==> amber: inputs <==
==> flow/design.v <==
`timescale 1ns / 1ps
module ALU_microprocessor (
  input      [ 5:0]   alu_ctrl  ,
  input      [31:0]   in_1      ,
  input      [31:0]   in_2      ,
  input               alu_clk   ,
  output reg [31:0]   alu_rslt  ,
  output     [ 4:0]   alu_checks             
);
reg             N;                           
reg             Z;                           
reg             C;                           
reg             V;                           
reg             P;                           
always @(posedge alu_clk) begin
  case(alu_ctrl)
    5'd0 :  begin   
      {C,alu_rslt} = in_1 + in_2;            
      Z            = (alu_rslt==32'b0);
      N            = alu_rslt[31];
      V            = in_1[31]&&(in_2[31])&&(!alu_rslt[31]) || (!in_1[31])&&(!in_2[31])&&alu_rslt[31];
      P            = ^alu_rslt;
    end
    5'd1 :  begin   
      {C,alu_rslt} = in_1 + (-in_2);         
      C            = !C;
      Z            = (alu_rslt==32'b0);
      N            = alu_rslt[31];
      V            = in_1[31]&&(!in_2[31])&&(!alu_rslt[31]) || (!in_1[31])&&(in_2[31])&&alu_rslt[31];
      P            = ^alu_rslt;
    end
    5'd2 :  begin
      alu_rslt = in_1;                       
      Z        = (alu_rslt==32'b0);
      N        = alu_rslt[31];
      V        = 0;    
      C        = 0;
      P        = ^alu_rslt;
    end
     5'd3 :  begin
      alu_rslt = in_2;                       
      Z        = (alu_rslt==32'b0);
      N        = alu_rslt[31];
      V        = 0;    
      C        = 0;
      P        = ^alu_rslt;
    end
     5'd4 :  begin
      {C,alu_rslt} = in_1 + 1;               
      Z        = (alu_rslt==32'b0);
      N        = alu_rslt[31];
      V        = 0;
      P        = ^alu_rslt;    
    end
    5'd5 :  begin
      {C,alu_rslt} = in_2 + 1;               
      Z        = (alu_rslt==32'b0);
      N        = alu_rslt[31];
      V        = 0;   
      P        = ^alu_rslt; 
    end
    5'd6 :  begin
      alu_rslt = in_1 - 1;                   
      Z        = (alu_rslt==32'b0);
      N        = alu_rslt[31];
      V        = 0;    
      C        = alu_rslt[31];
      P        = ^alu_rslt;
    end
    5'd7 :  begin
      alu_rslt = in_2 - 1;                   
      Z        = (alu_rslt==32'b0);
      N        = alu_rslt[31];
      V        = 0;    
      C        = alu_rslt[31];
      P        = ^alu_rslt;
    end
    5'd8 :  begin   
      alu_rslt = in_1 & in_2;                
      Z        = (alu_rslt==32'b0);
      N        = alu_rslt[31];
      C        = 0;                          
      V        = 0;                          
      P        = ^alu_rslt;
    end
    5'd9 :  begin  
      alu_rslt = in_1 | in_2;                
      Z        = (alu_rslt==32'b0);
      N        = alu_rslt[31];
      V        = 0;                          
      C        = 0;                          
      P        = ^alu_rslt;
    end
    5'd10:  begin  
      alu_rslt = ~(in_1 & in_2);             
      Z        = (alu_rslt==32'b0);
      N        = alu_rslt[31];
      V        = 0;                          
      C        = 0;                          
      P        = ^alu_rslt;
    end
    5'd11:  begin  
      alu_rslt = ~(in_1 | in_2);             
      Z        = (alu_rslt==32'b0);
      N        = alu_rslt[31];
      V        = 0;                          
      C        = 0;                          
      P        = ^alu_rslt;
    end
    5'd12:  begin  
      alu_rslt = ~(in_1 ^ in_2);             
      Z        = (alu_rslt==32'b0);
      N        = alu_rslt[31];
      V        = 0;                          
      C        = 0;                          
      P        = ^alu_rslt;
    end
    5'd13:  begin  
      alu_rslt = in_1 ^ in_2;                
      Z        = (alu_rslt==32'b0);
      N        = alu_rslt[31];
      V        = 0;                          
      C        = 0;                          
      P        = ^alu_rslt;
    end
    5'd14:  begin  
      alu_rslt = ~in_1;                      
      Z        = (alu_rslt==32'b0);
      N        = alu_rslt[31];
      V        = 0;                          
      C        = 0;                          
      P        = ^alu_rslt;
    end
    5'd15:  begin  
      alu_rslt = ~in_2;                      
      Z        = (alu_rslt==32'b0);
      N        = alu_rslt[31];
      V        = 0;                          
      C        = 0;                          
      P        = ^alu_rslt;
    end
    5'd16:  begin
      alu_rslt = in_1 << 1;                  
      Z        = (alu_rslt==32'b0);
      N        = alu_rslt[31];
      V        = 0;                          
      C        = alu_rslt[31];
      P        = ^alu_rslt;
    end
    5'd17:  begin
      alu_rslt = in_2 << 1;                  
      Z        = (alu_rslt==32'b0);
      N        = alu_rslt[31];
      V        = 0;                          
      C        = alu_rslt[31];
      P        = ^alu_rslt;
    end
    5'd18:  begin
      alu_rslt = in_1 >> 1;                  
      Z        = (alu_rslt==32'b0);
      N        = alu_rslt[31];
      V        = 0;                          
      C        = alu_rslt[0];
      P        = ^alu_rslt;
    end
    5'd19:  begin
      alu_rslt = in_1 >> 1;                  
      Z        = (alu_rslt==32'b0);
      N        = alu_rslt[31];
      V        = 0;                          
      C        = alu_rslt[0];
      P        = ^alu_rslt;
    end
    5'd20:  begin
      alu_rslt = {in_1[30:0], in_1[31]};     
      Z        = (alu_rslt==32'b0);
      N        = 0;                          
      V        = 0;                          
      C        = 0;                          
      P        = ^alu_rslt;
    end
    5'd21:  begin
      alu_rslt = {in_2[30:0], in_2[31]};     
      Z        = (alu_rslt==32'b0);
      N        = 0;                          
      V        = 0;                          
      C        = 0;                          
      P        = ^alu_rslt;
    end
    5'd22:  begin
      alu_rslt = {in_1[0], in_1[31:1]};      
      Z        = (alu_rslt==32'b0);
      N        = 0;                          
      V        = 0;                          
      C        = 0;                          
      P        = ^alu_rslt;
    end
    5'd23:  begin
      alu_rslt = {in_2[0], in_2[31:1]};      
      Z        = (alu_rslt==32'b0);
      N        = 0;                          
      V        = 0;                          
      C        = 0;                          
      P        = ^alu_rslt;
    end
    default:  begin                          
      alu_rslt = 0; 
      {P,N,Z,C,V}= 5'b00100;                    
    end
  endcase  
end  
assign alu_checks = {P,V,Z,C,N};               
endmodule  
==> flow/run.sh <==
#!/bin/bash
# the make line also repeats each setting of config.mk as NAME=value (left out here)
make -C /OpenROAD-flow-scripts/flow DESIGN_CONFIG=/design/flow/config.mk WORK_HOME=/design/flow/orfs CLKGATE_MAP_FILE= finish
==> flow/config.mk <==
export PLATFORM = sky130hd
export DESIGN_NAME = ALU_microprocessor
export DESIGN_NICKNAME = ALU_microprocessor
export VERILOG_FILES = /design/flow/design.v
export SDC_FILE = /design/flow/constraint.sdc
export NUM_CORES = 4
export LEC_CHECK = 0
export CAP_MARGIN = 20
export CORE_MARGIN = 2
export CORE_UTILIZATION = 40
export SLEW_MARGIN = 20
==> flow/constraint.sdc <==
create_clock -name core_clock -period 7.0 [get_ports {alu_clk}]
set_input_delay 1.4000 -clock core_clock [delete_from_list [all_inputs] [get_ports {alu_clk}]]
set_output_delay 1.4000 -clock core_clock [all_outputs]
set_load 0.01 [all_outputs]
==> harbor: changes against amber <==
- CORE_UTILIZATION: 40 -> 66
- CTS_CLUSTER_SIZE: default -> 57
==> flow/constraint.sdc (replaced) <==
create_clock -name core_clock -period 4.6 [get_ports {alu_clk}]
set_input_delay 0.9200 -clock core_clock [delete_from_list [all_inputs] [get_ports {alu_clk}]]
set_output_delay 0.9200 -clock core_clock [all_outputs]
set_load 0.01 [all_outputs]
==> comparison <==
amber went through all stages and came out clean. harbor did not get past global routing (5_1_grt). Against amber, the die size of harbor is smaller by about 40%. In synthesized cell count, amber and harbor do not differ. In area after synthesis, amber and harbor do not differ.
